job 1077:
Design mips, start of the top module:
module mips(
	input        	clk, reset,
	output	[31:0]	pc,
	input 	[31:0]	instr,
	output			memwrite,
	output	[31:0]	aluout, writedata,
	input 	[31:0]	readdata,
	input	[ 4:0]	dispSel,
	output	[31:0]	dispDat );
clock: 8.84 ns
lec_check: 0
cap_margin: 5
core_margin: 2
core_utilization: 66
setup_slack_margin: 2.32
slew_margin: 20
tns_end_percent: 5
run.sh (not shown) runs the stock make flow with config.mk's settings and CLKGATE_MAP_FILE=.
In the summary table, job 1077 is marked failed, with error GRT-0232 raised in 5_1_grt.
Relative to job 1077, the following input files were edited for job 9708:
- changing CAP_MARGIN from 5 to 20
- changing CORE_UTILIZATION from 66 to 40
- removing TNS_END_PERCENT (formerly 5)
- removing SETUP_SLACK_MARGIN (formerly 2.32)
- changing the clock period (ns, I/O delays scaled along) from 8.84 to 12.0
Results
Of job 1077 and job 9708, only job 9708 finishes the flow clean. Job 1077 did not run to completion, as it errored out during 5_1_grt. Compared with job 1077, job 9708 shows a horizontal extent of the die that is 28% higher. Post-CTS resize count in job 9708 is 384 lower than in job 1077. In terms of number of top-level pins, job 1077 and job 9708 differ only marginally.
Relative to job 9708, the following input files were edited for job 4861:
- CORE_MARGIN now 10, was 2
- PLACE_DENSITY_LB_ADDON now 0.08, previously not set
- MAX_ROUTING_LAYER now met4, previously not set
- CTS_CLUSTER_SIZE now 20, previously not set
- GPL_TIMING_DRIVEN now 0, previously not set
- HOLD_SLACK_MARGIN now 0.14, previously not set
- SLEW_MARGIN now 5, was 20
- TNS_END_PERCENT now 5, previously not set
- CORE_UTILIZATION now 30, was 40
- CELL_PAD_IN_SITES_GLOBAL_PLACEMENT now 2, previously not set
- SETUP_SLACK_MARGIN now -1.14, previously not set
- CORE_ASPECT_RATIO now 1.17, previously not set
## What came out
- Job 4861: flow complete, layout not clean; failing: negative setup slack
- The higher flop share of the area came out of job 9708.
- Higher maximum clock frequency among job 9708 and job 4861: job 9708
- Global-route usage: job 4861 vs job 9708 up 2.7 points
- Job 9708 → job 4861: worst-path maximum fanout comparable; met2 layer usage reported by global route now larger; overall chip area now sits higher; routed wire length +200 mm.
- Taking job 9708 as the reference point, the worst setup slack of job 4861 falls by 1.33 ns.
- Compared with job 9708, job 4861 shows a final hold slack that is 0.0036 ns higher.
--- input diff job 4861..job 3294 ---
- a change of CORE_MARGIN from 10 to 2
- a deleted CTS_CLUSTER_SIZE that had been 20
- a deleted PLACE_DENSITY_LB_ADDON that had been 0.08
- a change of CORE_UTILIZATION from 30 to 58
- a deleted GPL_TIMING_DRIVEN that had been 0
- a deleted SETUP_SLACK_MARGIN that had been -1.14
- a change of SLEW_MARGIN from 5 to 20
- a deleted MAX_ROUTING_LAYER that had been met4
- a deleted HOLD_SLACK_MARGIN that had been 0.14
- a deleted CORE_ASPECT_RATIO that had been 1.17
- a deleted CELL_PAD_IN_SITES_GLOBAL_PLACEMENT that had been 2
- a change of the clock period (ns, I/O delays scaled along) from 12.0 to 10.3
### Flow results
Each of job 4861 and job 3294 falls short of a clean finish. | job 4861 | all stages done | FAIL | negative setup slack |. Job 3294: register-to-register slack 0.20 ns below job 4861. Stage delay of the slowest cell on the critical path for job 3294 is lower than for job 4861. Routed wire length, job 3294 and job 4861, lower one = job 3294.

========
mips again, from the RTL that the note above started with.
// mips
module mips(
	input        	clk, reset,
	output	[31:0]	pc,
	input 	[31:0]	instr,
	output			memwrite,
	output	[31:0]	aluout, writedata,
	input 	[31:0]	readdata,
	input	[ 4:0]	dispSel,
	output	[31:0]	dispDat );
clock: 8.84 ns
lec_check: 0
cap_margin: 20
core_margin: 2
core_utilization: 58
setup_slack_margin: 2.32
slew_margin: 20
The starting point finished with setup timing left.
Change:
CAP_MARGIN = 5   (was 20)
CORE_UTILIZATION = 63   (was 58)
SETUP_SLACK_MARGIN = -0.21   (was 2.32)
What happened: With this change the flow aborted during 5_1_grt; die size came out lower by about 8%; synthesized area does not change; synthesized cell count stays the same.
Change:
CAP_MARGIN = 20   (was 5)
CORE_UTILIZATION = 58   (was 63)
SETUP_SLACK_MARGIN = not set   (was -0.21)
TNS_END_PERCENT = 5   (was not set)
clock period = 9.73 ns   (was 8.84 ns; I/O delays follow)
Result: This time the run completed, yet does not pass: setup timing. Area after synthesis is unchanged. Die size came out higher by 8.5%. Synthesized cell count is unchanged.
Change:
CORE_UTILIZATION = 66   (was 58)
CTS_CLUSTER_SIZE = 47   (was not set)
TNS_END_PERCENT = not set   (was 5)
clock period = 6.4 ns   (was 9.73 ns; I/O delays follow)
Outcome:
- This time the run never finished: it broke off in 5_1_grt
- synthesized area is unchanged
- die area shrinks by 12%
- synthesized cell count does not change

========
maple:
The RTL this note starts from:
==> flow/design.v <==
module maindec(
	input	[ 5:0]	op,
	output			memtoreg, memwrite, branch, alusrc, regdst, regwrite, jump,
	output	[ 1:0]	aluop,
	output			mulORreg, pcORreg, hilo, dstOR31, jr, wehi, welo,
	input [5:0] funct);
	reg 	[ 15:0]	controls;
	assign {regwrite, regdst, alusrc, branch, memwrite, memtoreg, jump, aluop, 
				mulORreg, pcORreg, hilo, dstOR31, jr, wehi, welo} = controls;
	always @(*)
		case(op)
			6'b000000: begin
						  case(funct)
								6'b011001: controls <= 16'b0000000000000011;  
								6'b010010: controls <= 16'b1100000001010000;  
								6'b010000: controls <= 16'b1100000001000000;  
								6'b001000: controls <= 16'b0000000000000100;  
								default:	controls <=   16'b1100000100000000;    
						  endcase
						  end
			6'b100011: controls <= 16'b1010010000000000;  
			6'b101011: controls <= 16'b0010100000000000;  
			6'b000100: controls <= 16'b0001000010000000;  
			6'b001000: controls <= 16'b1010000000000000;  
			6'b000010: controls <= 16'b0000001000000000;  
			6'b000011: controls <= 16'b1000001000101000;  
			default:   controls <= 16'bxxxxxxxxxxxxxxxx;  
		endcase
endmodule
module aludec(
	input		[5:0]	funct,
	input		[1:0]	aluop,
	output reg	[2:0]	alucontrol );
	always @(*)
		case(aluop)
			2'b00: alucontrol <= 3'b010;   
			2'b01: alucontrol <= 3'b110;   
			default: case(funct)           
				6'b100000: alucontrol <= 3'b010;  
				6'b100010: alucontrol <= 3'b110;  
				6'b100100: alucontrol <= 3'b000;  
				6'b100101: alucontrol <= 3'b001;  
				6'b101010: alucontrol <= 3'b111;  
				default:   alucontrol <= 3'bxxx;  
			endcase
		endcase
endmodule
module alu(
	input		[31:0]	a, b, 
	input		[ 2:0]	alucont, 
	output reg	[31:0]	result,
	output			zero );
	wire	[31:0]	b2, sum, slt;
	assign b2 = alucont[2] ? ~b:b; 
	assign sum = a + b2 + alucont[2];
	assign slt = sum[31];
	always@(*)
		case(alucont[1:0])
			2'b00: result <= a & b;
			2'b01: result <= a | b;
			2'b10: result <= sum;
			2'b11: result <= slt;
		endcase
	assign zero = (result == 32'b0);
endmodule
module multiplier(
   input [31:0] a, b,
	output [63:0] c);
	assign c = a * b;
endmodule
module adder(
	input	[31:0]	a, b,
	output	[31:0]	y );
	assign y = a + b;
endmodule
module sl2(
	input	[31:0]	a,
	output	[31:0]	y );
	assign y = {a[29:0], 2'b00};
endmodule
module signext(
	input	[15:0]	a,
	output	[31:0]	y );
	assign y = {{16{a[15]}}, a};
endmodule
module Dreg(
   input clk, reset, we,
	input [31:0] d,
	output reg [31:0] q
);
	always@(posedge clk, posedge reset)
		if(reset) q <= 32'b0;
		else 
				if(we) q <= d;
				else q <= q;
endmodule
module flopr #(parameter WIDTH = 8) (
	input					clk, reset,
	input		[WIDTH-1:0]	d, 
	output reg	[WIDTH-1:0]	q);
	always @(posedge clk, posedge reset)
		if (reset) q <= 0;
		else       q <= d;
endmodule
module mux2 #(parameter WIDTH = 8) (
	input	[WIDTH-1:0]	d0, d1, 
	input				s, 
	output	[WIDTH-1:0]	y );
	assign y = s ? d1 : d0; 
endmodule
module regfile(	
	input			clk, 
	input			we3, 
	input 	[ 4:0]	ra1, ra2, wa3, 
	input	[31:0] 	wd3, 
	output 	[31:0] 	rd1, rd2,
	input	[ 4:0] 	ra4,
	output 	[31:0] 	rd4);
	reg		[31:0]	rf[31:0];
    always @(posedge clk)
        if (we3)
			if (~ wa3[4])
				rf[{0,wa3[3:0]}] <= wd3;
			else
				rf[{1,wa3[3:0]}] <= wd3;
	assign rd1 = (ra1 != 0) ? rf[ra1[4:0]] : 0;
	assign rd2 = (ra2 != 0) ? rf[ra2[4:0]] : 0;
	assign rd4 = (ra4 != 0) ? rf[ra4[4:0]] : 0;
endmodule
module controller(
	input	[5:0]	op, funct,
	input			zero,
	output			memtoreg, memwrite, pcsrc, alusrc, regdst, regwrite, jump,
	output	[2:0]	alucontrol,
	output			mulORreg, pcORreg, hilo, dstOR31, jr, wehi, welo);
	wire	[1:0]	aluop;
	wire			branch;
	maindec	md(op, memtoreg, memwrite, branch, alusrc, regdst, regwrite, jump, aluop,
					mulORreg, pcORreg, hilo, dstOR31, jr, wehi, welo, funct);
	aludec	ad(funct, aluop, alucontrol);
	assign pcsrc = branch & zero;
endmodule
module datapath(
	input			clk, reset, memtoreg, pcsrc, alusrc, regdst, regwrite, jump,
	input	[2:0]	alucontrol,
	output			zero,
	output	[31:0]	pc,
	input	[31:0]	instr,
	output	[31:0]	aluout, writedata,
	input	[31:0]	readdata,
	input	[ 4:0]	dispSel,
	output	[31:0]	dispDat,
	input mulORreg, pcORreg, hilo, dstOR31, jr, wehi, welo);
	wire [4:0]  writereg, writereg_result;
	wire [31:0] pcnext, pcnextbr, pcplus4, pcbranch, signimm, signimmsh, srca, srcb, memtoreg_result;
	wire[63:0] product;
	wire [31:0] outHi, outLo, outHiLo, mulORreg_result, pcORreg_result, jrmux_result;
	flopr #(32) pcreg(clk, reset, jrmux_result, pc);
	adder       pcadd1(pc, 32'b100, pcplus4);
	sl2         immsh(signimm, signimmsh);
	adder       pcadd2(pcplus4, signimmsh, pcbranch);
	mux2 #(32)  pcbrmux(pcplus4, pcbranch, pcsrc, pcnextbr);
	mux2 #(32)  pcmux(pcnextbr, {pcplus4[31:28], instr[25:0], 2'b00}, jump, pcnext);
	mux2 #(32)  JRmux(pcnext, srca, jr, jrmux_result);
	regfile		rf(clk, regwrite, instr[25:21], instr[20:16], writereg, pcORreg_result, srca, writedata, dispSel, dispDat);
	mux2 #(5)	wrmux(instr[20:16], instr[15:11], regdst, writereg_result);
	mux2 #(5)	dst31Mux(writereg_result, 5'd31, dstOR31, writereg);
	mux2 #(32)	resmux(aluout, readdata, memtoreg, memtoreg_result);
	mux2 #(32) mulregMux(memtoreg_result, outHiLo, mulORreg, mulORreg_result);
	mux2 #(32) PCregMux(mulORreg_result, pcplus4, pcORreg, pcORreg_result);
	signext		se(instr[15:0], signimm);
	mux2 #(32)	srcbmux(writedata, signimm, alusrc, srcb);
	alu			alu(srca, srcb, alucontrol, aluout, zero);
	multiplier mul(srca, srcb, product);
	Dreg dhi(clk, reset, wehi, product[63:32], outHi);
	Dreg dlo(clk, reset, welo, product[31:0], outLo);
	mux2 #(32) HiLomux(outHi, outLo, hilo, outHiLo);
endmodule
module mips(
	input        	clk, reset,
	output	[31:0]	pc,
	input 	[31:0]	instr,
	output			memwrite,
	output	[31:0]	aluout, writedata,
	input 	[31:0]	readdata,
	input	[ 4:0]	dispSel,
	output	[31:0]	dispDat );
	wire 			memtoreg, pcsrc, zero, alusrc, regdst, regwrite, jump;
	wire	[2:0] 	alucontrol;
	wire			mulORreg, pcORreg, hilo, dstOR31, jr, wehi, welo;
	controller c(instr[31:26], instr[5:0], zero,
				memtoreg, memwrite, pcsrc,
				alusrc, regdst, regwrite, jump,
				alucontrol,
				mulORreg, pcORreg, hilo, dstOR31, jr, wehi, welo);
	datapath dp(clk, reset, memtoreg, pcsrc,
				alusrc, regdst, regwrite, jump,
				alucontrol, zero, pc, instr, aluout, 
				writedata, readdata, dispSel, dispDat,
				mulORreg, pcORreg, hilo, dstOR31, jr, wehi, welo);
endmodule
Settings: LEC_CHECK=0, CAP_MARGIN=0, CORE_ASPECT_RATIO=0.94, CORE_MARGIN=2, CORE_UTILIZATION=72, CTS_CLUSTER_DIAMETER=57, CTS_CLUSTER_SIZE=58, PLACE_DENSITY_LB_ADDON=0.01, SETUP_SLACK_MARGIN=2.88, SLEW_MARGIN=20; clock period 9.77 ns.
maple: it failed with a tool error in clock tree synthesis, so there are no final results.
[inputs] sierra vs maple
- CTS_CLUSTER_DIAMETER: 57 -> 400
- CORE_ASPECT_RATIO: 0.94 -> unset
- PLACE_DENSITY: unset -> 0.39
- PLACE_DENSITY_LB_ADDON: 0.01 -> unset
- CTS_CLUSTER_SIZE: 58 -> 94
- SETUP_SLACK_MARGIN: 2.88 -> unset
- CAP_MARGIN: 0 -> 20
- the clock period (ns, I/O delays scaled along): 9.77 -> 12.3
[summary]
- On area of the placeable core, sierra and maple are basically level.
- Going from maple to sierra, the cell area after placement was found to have gone down by about 3.5%.
- Of sierra and maple, not a single run came through the flow clean.
- As the logs show, sierra stopped at global routing after a tool error, so it never reached the end of the flow.
- When sierra is measured against maple, its overall die height turns out 3.1% higher.
- Summary of sierra over maple: initial cell density of the core saw little to no change, synthesized area comparable, synthesized instance count flat.
For garnet, these inputs were changed with respect to sierra:
- removing CTS_CLUSTER_DIAMETER (formerly 400)
- changing PLACE_DENSITY from 0.39 to 0.64
- setting SETUP_SLACK_MARGIN to 1.78 for the first time
- changing CTS_CLUSTER_SIZE from 94 to 47
- changing the clock period (ns, I/O delays scaled along) from 12.3 to 6.4
--- outcome ---
- garnet vs. sierra: number of nets at floorplan closely matched the old numbers; synthesized cell count stayed essentially flat; weighted congestion at the end of routability-driven global placement essentially unchanged; async set-or-reset flop fraction in the synthesized netlist roughly the same; distinct cell type count of the synthesized netlist was more or less identical.
- garnet got as far as detailed placement, where a tool error ended the run.
## Diff of input files: nickel against garnet
- a change of SETUP_SLACK_MARGIN from 1.78 to 2.32
- an added ABC_AREA of 1
- a change of CORE_UTILIZATION from 72 to 70
- a change of PLACE_DENSITY from 0.64 to 0.65
- a deleted CTS_CLUSTER_SIZE that had been 47
- a change of the clock period (ns, I/O delays scaled along) from 6.4 to 8.84
[summary]
The post-synthesis instance area reported for nickel is greater than that of garnet by 5.1%. Arithmetic-cell share of the synthesized area counting full adders, half adders and majority gates on nickel is down relative to garnet. For number of cells in the yosys synthesis report, dividing the value from nickel by the value from garnet gives 1.6. garnet has a lower synthesized netlist cell count than nickel. Summary: with garnet as the reference, average footprint of a synthesized cell in nickel moved down by more than a quarter. Of garnet and nickel, the run reporting the higher synthesis area per yosys was nickel. As the logs show, nickel stopped at global routing after a tool error, so it never reached the end of the flow. Die size on nickel is behind garnet.
Edits applied to the flow inputs when going from nickel to raven:
- a deleted ABC_AREA that had been 1
- a deleted PLACE_DENSITY that had been 0.65
- a change of CORE_UTILIZATION from 70 to 40
- a deleted SETUP_SLACK_MARGIN that had been 2.32
- a change of the clock period (ns, I/O delays scaled along) from 8.84 to 11.9
Results
Post-synthesis chip area from yosys down about 5% in raven wrt nickel. raven: flow completed, timing, DRC and antenna clean. nickel did not finish; a tool error ended it in global routing. When raven is set beside nickel, its post-cts sizing count turns out to be 512 smaller. Die outline area (lower): nickel. Diff nickel -> raven | sequential share of the synthesized area | increase of 1.7 points. Relative to nickel, multiplexer share of the synthesized area has increased by 22 points in raven. Measured against each other, raven and nickel differ in synthesized cell count, the lower figure coming from raven. From nickel to raven the numbers moved as follows: global placement routability congestion now sits lower, horizontal die size higher, floorplan core density lost 30 points, core region area saw an increase, post-synthesis net count fell by 34%.
